==> inputs of run C <==
==> flow/design.v <==
module keypad_encoder_4x4(input [7:0]data,output reg [3:0] encode_data);
  always @(data) begin
    case(data)
      8'h81: encode_data = 4'd0;
      8'h82: encode_data = 4'd1;
      8'h84: encode_data = 4'd2;
      8'h88: encode_data = 4'd3;
      8'h41: encode_data = 4'd4;
      8'h42: encode_data = 4'd5;
      8'h44: encode_data = 4'd6;
      8'h48: encode_data = 4'd7;
      8'h21: encode_data = 4'd8;
      8'h22: encode_data = 4'd9;
      8'h24: encode_data = 4'd10;
      8'h28: encode_data = 4'd11;
      8'h11: encode_data = 4'd12;
      8'h12: encode_data = 4'd13;
      8'h14: encode_data = 4'd14;
      8'h18: encode_data = 4'd15;
      default: encode_data = 4'd0;
  endcase
 end
endmodule
module keypad_scanner #(parameter rows_count=4, 
                        parameter cols_count=4)(input clk, rst, start, input [rows_count-1:0] rows, input ack, 
                                                output reg[cols_count-1:0] cols,output reg[cols_count+rows_count-1:0] data, output reg done);
  typedef enum {scan_rows, detect_row, wait_key_release} States_e;
  States_e state,nextState;
  always_ff @(posedge clk) begin: rst_clk_blk
    if(!rst) begin
      state <= scan_rows;
    end
    else
      state <= nextState;
  end:rst_clk_blk
  always_ff @(posedge clk) begin: Scanning
   if (!rst) begin 
      cols <= '0;
      cols[0] <= 1; 
   end
   else begin
   if(start == 1) begin:start_fsm
    case(state) 
      scan_rows: begin
                     if(rows == 0) begin
                       cols <= {cols[cols_count-2:0],cols[cols_count-1]}; 
                     end
      end
 endcase
   end
  end
  end:Scanning
  always_comb begin
     case(state) 
      scan_rows: begin 
                   data = '0;
                   done = 0;
                 end
      detect_row: begin 
                    if (ack == 0) begin data = {rows,cols};
                                        done = 1;
                                  end
                    else begin data = 0;
                               done = 0;
                  end
                end            
      wait_key_release: begin 
                   data = 0;
                   done = 0;
                 end  
      default: begin 
                   data = 0;
                   done = 0;
                 end  
    endcase
  end
  always_comb begin: state_change
   case(state) 
     scan_rows: begin
                 if(rows != 0 )
                      nextState = detect_row;
                 else
                      nextState = scan_rows;
     end
     detect_row: if(ack == 1) begin
                    nextState = wait_key_release;
                 end
                 else nextState = detect_row;
     wait_key_release: if(rows != 0) nextState = wait_key_release;
                       else          nextState = scan_rows;
     default: nextState = scan_rows;
   endcase
  end:state_change
endmodule
module keypad_controller #(parameter cols_count=4,parameter rows_count=4)(
                           input clk, rst, enable, ack,
                           output [cols_count-1:0] cols,
                           input [rows_count-1:0]rows,
                           output reg [3:0] encode_data,
                           output reg done);
  wire [cols_count+rows_count-1:0] data;
  keypad_scanner kpad_scanner(.clk(clk), .rst(rst), .start(enable), .rows(rows),.cols(cols),.data(data),.ack(ack),.done(done));
  keypad_encoder_4x4 kpad_encode(.data(data),.encode_data(encode_data));
endmodule
module alu #(parameter BCDdigits=2)(           input [3:0]operator,
					       input bit op1_sign,
					       input bit op2_sign,
                                               input [BCDdigits*4-1:0] operand1,operand2,
                                               output reg [BCDdigits*4*2-1:0]result,
                                               output reg sign);
  parameter plus     = 4'd10;
  parameter subtract = 4'd11;
  parameter mul      = 4'd12;
  parameter div      = 4'd13;
  always_comb begin
     sign = 0;
     case(operator) 
        plus: begin
             if(op1_sign == 0 && op2_sign == 0) begin
	     result =  operand1 + operand2;
             sign = 0;
	     end
	     else if(op1_sign == 0 && op2_sign == 1) begin
	     result =  operand1 - operand2;
             sign = 0;
	     end
	     else if(op1_sign == 1 && op2_sign == 0) begin
	       if (operand1 < operand2) begin
	         result =  operand2 - operand1;
                 sign = 0;
	       end
	       else begin
	         result = operand1 - operand2;
	         sign = 1;
	       end
	       end
	     else begin
	     result =  operand1 + operand2;
             sign = 1;
	     end
            end
        subtract: begin
             if(op1_sign == 0 && op2_sign == 0) begin
	      if (operand1 < operand2) begin
               result = operand2 - operand1;
               sign = 1;
             end
             else begin
               result = operand1 - operand2;
               sign = 0;
             end
             end
            else if(op1_sign == 1 && op2_sign == 1) begin
	      if (operand1 < operand2) begin
               result = operand2 - operand1;
               sign = 0;
             end
             else begin
               result = operand1 - operand2;
               sign = 1;
             end
             end
            else if(op1_sign == 0 && op2_sign == 1) begin
	       result = operand1 + operand2;
               sign = 0;
            end
            else begin
	       result = operand1 + operand2;
               sign = 1;
             end
            end
        mul: begin
             if(op1_sign == 0 && op2_sign == 0) begin
	      result =  operand1 * operand2;
              sign = 0;
	     end
	     else if(op1_sign == 0 && op2_sign == 1) begin
	     result =  operand1 * operand2;
             sign = 1;
	     end
	     else if(op1_sign == 1 && op2_sign == 0) begin
	     result =  operand1 * operand2;
             sign = 1;
	     end
	     else begin
	     result =  operand1 * operand2;
             sign = 0;
	     end
            end
        div: begin
               if(operand2 == 0) result = 0;      
               else  begin
             if(op1_sign == 0 && op2_sign == 0) begin
	      result =  operand1 / operand2;
              sign = 0;
	     end
	     else if(op1_sign == 0 && op2_sign == 1) begin
	     result =  operand1 / operand2;
             sign = 1;
	     end
	     else if(op1_sign == 1 && op2_sign == 0) begin
	     result =  operand1 / operand2;
             sign = 1;
	     end
	     else begin
	     result =  operand1 / operand2;
             sign = 0;
	     end
	       end
            end
        default: begin 
	          result = 0;
		  sign = 0;
		 end
      endcase
  end
endmodule
module BCD2binary #(parameter BCDdigits = 4)(input [BCDdigits*4-1:0] bcd,
                                             output reg [BCDdigits*4-1:0] binary);
 always @(bcd)begin
    binary = bcd[15:12]* 10'd1000 + bcd[11:8] * 8'd100 +bcd[7:4] * 8'd10 + bcd[3:0]; 
 end
endmodule
module binary2BCD(input [15:0] binary,
                  output reg [15:0] bcd);
  reg[3:0] digit1,digit2,digit3,digit4;
  integer counter;
  always @(binary) begin
      digit1 = 0;
      digit2 = 0;
      digit3 = 0;
      digit4 = 0;
      counter = 0;
   if(binary <= 16'h270f) begin   
    for (counter = 15; counter >= 0; counter = counter - 1) begin
      if(digit2 >= 5)  digit2 = digit2 + 3;
      if(digit3 >= 5)  digit3 = digit3 + 3;
      if(digit4 >= 5)  digit4 = digit4 + 3;
      digit1 = digit1 << 1;
      digit1[0] = digit2[3];
      digit2 = digit2 << 1;
      digit2[0] = digit3[3];
      digit3 = digit3 << 1;
      digit3[0] = digit4[3];
      digit4 = digit4 << 1;
      digit4[0] = binary[counter];  
    end
   bcd = {digit1,digit2,digit3,digit4};
  end
  else begin
    bcd = {4'h0,4'ha,4'hb,4'hb};
  end
  end
endmodule
`timescale 1 ns / 1 ns
module control_logic #(parameter BCDdigits=2)(input [3:0] data,
                                            input clk, rst, done,
                                            output reg ack,
                                            output reg [BCDdigits*4*2-1:0] display,
                                            output reg sign);
  typedef enum {start, receiveBCDdigits_set1, receiveOperation, receiveBCDdigits_set2, compute_and_continue, ack_BCDdigits_set1, ack_BCDdigits_set2, ack_operation} States_e;
  States_e state,nextState;
  reg [BCDdigits*4-1:0] operand1,operand2;
  reg [3:0] operator;
  reg op1_sign;
  wire [BCDdigits*4*2-1:0] op_bin1,op_bin2;
  wire [BCDdigits*4*2-1:0] op;
  wire op2_sign,alu_sign;
  reg [15:0] alu_op1,alu_op2;    
  reg [31:0] alu_result;
  reg [15:0] condt_result;
  assign condt_result = (alu_result > 32'd9999) ? '1:alu_result[15:0];
  assign op2_sign = '0;
  alu#(.BCDdigits(4)) alu(.operator(operator),.operand1(op_bin1),.operand2(op_bin2),.result(alu_result),.sign(alu_sign),.op1_sign(op1_sign),.op2_sign(op2_sign));  
  BCD2binary bb1(.bcd(alu_op1),.binary(op_bin1));
  BCD2binary bb2(.bcd(alu_op2),.binary(op_bin2));
  binary2BCD b2b(.binary(condt_result),.bcd(op));
  always_ff @(posedge clk) begin: rst_clk_blk
    if(!rst) begin
     state <= start;
    end
    else
      state <= nextState;
  end:rst_clk_blk
 always @(posedge clk) begin:fsm_logic
      case(state)
        start:   begin  ack <= '0;
                   operand1 <= '0;
                   operand2 <= '0;
                   operator <= '0;
                   alu_op1  <= '0;
                   alu_op2  <= '0; 
                   op1_sign <= '0;
                 end
        receiveBCDdigits_set1: begin 
                            ack <= 1;
                            if(data <= 4'd9) begin   
                              operand1 <= {operand1[BCDdigits*4-4-1:0],data};   
                            end
                            sign <= 0;
                           end
        ack_BCDdigits_set1: 
                            begin 
                               ack <= 0;
                               alu_op1 <= operand1;
                               display <= operand1;
                            end
        receiveOperation: begin
                           ack <= 1;
                           operator <= data[3:0];   
                          end
        ack_operation: 
                       begin 
                          ack <= 0;
                       end
        receiveBCDdigits_set2: begin 
                           ack <= 1;
                             operand2 <= {operand2[BCDdigits*4-4-1:0],data};   
                           sign <= 0;
                         end
        ack_BCDdigits_set2: 
                            begin
                              ack <= 0;
			      sign <= 0;
                              display <= operand2;
                              alu_op2 <= operand2;
                            end
        compute_and_continue: begin 
                         ack <= 1;
                         if(data >=4'd9) begin   
                           if(op != 16'habb) alu_op1 <= op;
                           else alu_op1 <= 0;
                           op1_sign <= alu_sign;
                           operand2 <= '0;
                           alu_op2 <= '0;
                           operator <= data[3:0];
                           display <= op; 
			   sign <= alu_sign;
                         end
                   end
        endcase
  end:fsm_logic
  always_comb begin: always_comb_nextstate
    case(state)
         start:           if(done == 1) nextState = receiveBCDdigits_set1;
                          else nextState = start;
        receiveBCDdigits_set1: 
                          if (done == 1) nextState = ack_BCDdigits_set1;
                          else nextState = receiveBCDdigits_set1;
        ack_BCDdigits_set1: 
                         if(done == 1 && data <= 4'd9) 
                           nextState = receiveBCDdigits_set1;
                         else if (done == 1 && data <=4'd13) 
                           nextState = receiveOperation;
                         else if(done ==1)
                           nextState = start;
                         else nextState = ack_BCDdigits_set1;
        receiveOperation:
                          if(done == 1) nextState = ack_operation;
                          else nextState = receiveOperation;
        ack_operation: 
                     if(done==1)
                       nextState = receiveBCDdigits_set2;
                     else nextState = ack_operation;
        receiveBCDdigits_set2:
                          if (done == 1) nextState = ack_BCDdigits_set2;
                          else nextState = receiveBCDdigits_set2;
        ack_BCDdigits_set2:
                         if(done == 1 && data <= 4'd9) 
                           nextState = receiveBCDdigits_set2;
                         else if (done == 1 && data <= 4'd14) 
                           nextState = compute_and_continue;
                         else if(done ==1)
                           nextState = start;
                         else nextState = ack_BCDdigits_set2;
        compute_and_continue: if (data <= 4'd13)
                           nextState = ack_operation;
                         else if (done == 1)
                           nextState = start;
                         else nextState = compute_and_continue;
        default : nextState = start;       
        endcase
  end: always_comb_nextstate
endmodule
module BCD2seg7 (input [3:0] bcd,
                 output reg [7:0]leds);
	always @(bcd)
		case (bcd)      
			4'h0: leds = 8'b0111_1110;
	   		4'h1: leds = 8'b0011_0000;
			4'h2: leds = 8'b0110_1101;
			4'h3: leds = 8'b0111_1001;
			4'h4: leds = 8'b0011_0011;
			4'h5: leds = 8'b0101_1011;
			4'h6: leds = 8'b0101_1111;
			4'h7: leds = 8'b0111_0000;
			4'h8: leds = 8'b0111_1111;
			4'h9: leds = 8'b0111_1011;
			4'ha: leds = 8'b0100_1111;   
			4'hb: leds = 8'b0000_0101;   
			default: leds = 8'b0000_0000;
		endcase
endmodule
module display #(parameter BCDdigits = 2)(input [BCDdigits*4*2-1:0] display_data,
                                          output wire [7:0]seven_seg_data1,seven_seg_data2,seven_seg_data3,seven_seg_data4);
 BCD2seg7 disp1(.bcd(display_data[15:12]),.leds(seven_seg_data1));
 BCD2seg7 disp2(.bcd(display_data[11:8]),.leds(seven_seg_data2));
 BCD2seg7 disp3(.bcd(display_data[7:4]),.leds(seven_seg_data3));
 BCD2seg7 disp4(.bcd(display_data[3:0]),.leds(seven_seg_data4));
endmodule
`timescale 1 ns / 1 ns
module calculator #(parameter BCDdigits = 2,parameter cols_count=4,parameter rows_count=4)(
                                                                                          input clk,rst,start,
                                                                                          output [cols_count-1:0] cols,
                                                                                          input [rows_count-1:0] rows,
                                                                                          output reg [7:0] digit1,digit2,digit3,digit4,
                                                                                          output reg sign);
  wire [BCDdigits*4*2-1:0] display;
  wire [3:0]encode_data;
  wire done,ack;
  keypad_controller kpad_controller(.clk(clk), .rst(rst), .enable(start), .ack(ack),.cols(cols),.rows(rows),.encode_data(encode_data),.done(done));
  control_logic control_logic(.data(encode_data), .clk(clk), .rst(rst), .done(done), .ack(ack), .display(display),.sign(sign));
  display disp(.display_data(display[15:0]),.seven_seg_data1(digit1),.seven_seg_data2(digit2),.seven_seg_data3(digit3),.seven_seg_data4(digit4));
 endmodule
==> flow/run.sh <==
#!/bin/bash
# the make line also repeats each setting of config.mk as NAME=value (left out here)
make -C /OpenROAD-flow-scripts/flow DESIGN_CONFIG=/design/flow/config.mk WORK_HOME=/design/flow/orfs CLKGATE_MAP_FILE= finish
==> flow/config.mk <==
export PLATFORM = sky130hd
export DESIGN_NAME = calculator
export DESIGN_NICKNAME = calculator
export VERILOG_FILES = /design/flow/design.v
export SDC_FILE = /design/flow/constraint.sdc
export NUM_CORES = 4
export LEC_CHECK = 0
export ABC_AREA = 1
export CAP_MARGIN = 20
export CORE_MARGIN = 2
export CORE_UTILIZATION = 69
export CTS_CLUSTER_SIZE = 98
export PLACE_DENSITY = 0.39
export SLEW_MARGIN = 20
==> flow/constraint.sdc <==
create_clock -name core_clock -period 58.4 [get_ports {clk}]
set_input_delay 11.6800 -clock core_clock [delete_from_list [all_inputs] [get_ports {clk}]]
set_output_delay 11.6800 -clock core_clock [all_outputs]
set_load 0.01 [all_outputs]
==> run M: changes against run C <==
Settings changed: ABC_AREA 1 to unset, CORE_UTILIZATION 69 to 71, CTS_CLUSTER_SIZE 98 to 39, HOLD_SLACK_MARGIN set to -0.1, PLACE_DENSITY 0.39 to unset, SETUP_SLACK_MARGIN set to -1.08.
==> flow/constraint.sdc (replaced) <==
create_clock -name core_clock -period 72.9 [get_ports {clk}]
set_input_delay 14.5800 -clock core_clock [delete_from_list [all_inputs] [get_ports {clk}]]
set_output_delay 14.5800 -clock core_clock [all_outputs]
set_load 0.01 [all_outputs]
==> run P: changes against run C <==
Settings changed: ABC_AREA 1 to unset, CORE_UTILIZATION 69 to 40, CTS_CLUSTER_SIZE 98 to unset, GPL_ROUTABILITY_DRIVEN set to 0, PLACE_DENSITY 0.39 to unset.
==> flow/constraint.sdc (replaced) <==
create_clock -name core_clock -period 52.6 [get_ports {clk}]
set_input_delay 10.5200 -clock core_clock [delete_from_list [all_inputs] [get_ports {clk}]]
set_output_delay 10.5200 -clock core_clock [all_outputs]
set_load 0.01 [all_outputs]
==> run B: changes against run C <==
Settings changed: ABC_AREA 1 to unset, CORE_UTILIZATION 69 to 12, CTS_CLUSTER_SIZE 98 to unset, PLACE_DENSITY 0.39 to unset.
==> flow/constraint.sdc (replaced) <==
create_clock -name core_clock -period 116.0 [get_ports {clk}]
set_input_delay 23.2000 -clock core_clock [delete_from_list [all_inputs] [get_ports {clk}]]
set_output_delay 23.2000 -clock core_clock [all_outputs]
set_load 0.01 [all_outputs]
==> results <==
Timing-limited maximum frequency: run P 13.7 MHz; run C 17.6 MHz; run M 13.3 MHz; run B 10.5 MHz
Slew at the pin with the worst max-slew slack: run P 1140 ps; run C 1280 ps; run M 1070 ps; run B 1050 ps
Cell at the slowest stage of the critical path: run P or4b_4; run C fa_1; run M or4b_4; run B or4b_1
Vias post-DR: run P 46,300; run C 44,800; run M 40,800; run B 36,100
Worst path bufs/invs: run P 110; run C 74; run M 23; run B 18
Height of the die: run P 306 µm; run C 251 µm; run M 231 µm; run B 556 µm
Max-Slew Margin vs Limit: run P 0.229; run C 0.137; run M 0.281; run B 0.298
Grt met2 use: run P 0.493; run C 0.650; run M 0.688; run B 0.120
Inst Count DP: run P 7,688; run C 7,346; run M 5,735; run B 8,820
Pre-CTS setup slack: run P -20,590 ps; run C -2090 ps; run M -2590 ps; run B 22,020 ps
Run status: run P complete, but fails checks; run C finished clean; run M complete, but fails checks; run B finished clean
Reasons for failing layout checks: run P negative setup slack; run C -; run M negative setup slack; run B -
Antenna fix cells: run P 1; run C 0; run M 0; run B 1
Layout buffer count excluding clock buffers: run P 2,296; run C 473; run M 451; run B 90
Post-synthesis cell count: run P 4,883; run C 6,397; run M 4,883; run B 4,883
Netlist cell types: run P 150; run C 97; run M 150; run B 150
Met1 usage in global routing: run P 0.362; run C 0.466; run M 0.516; run B 0.0901
Yosys top cell area share: run P 0.173; run C 0.150; run M 0.173; run B 0.173
Worst setup path endpoint: run P digit4[3]$_DFF_P_; run C digit4[3]$_DFF_P_; run M digit4[5]$_DFF_P_; run B digit4[0]$_DFF_P_
Clock buffer count: run P 10; run C 13; run M 9; run B 11
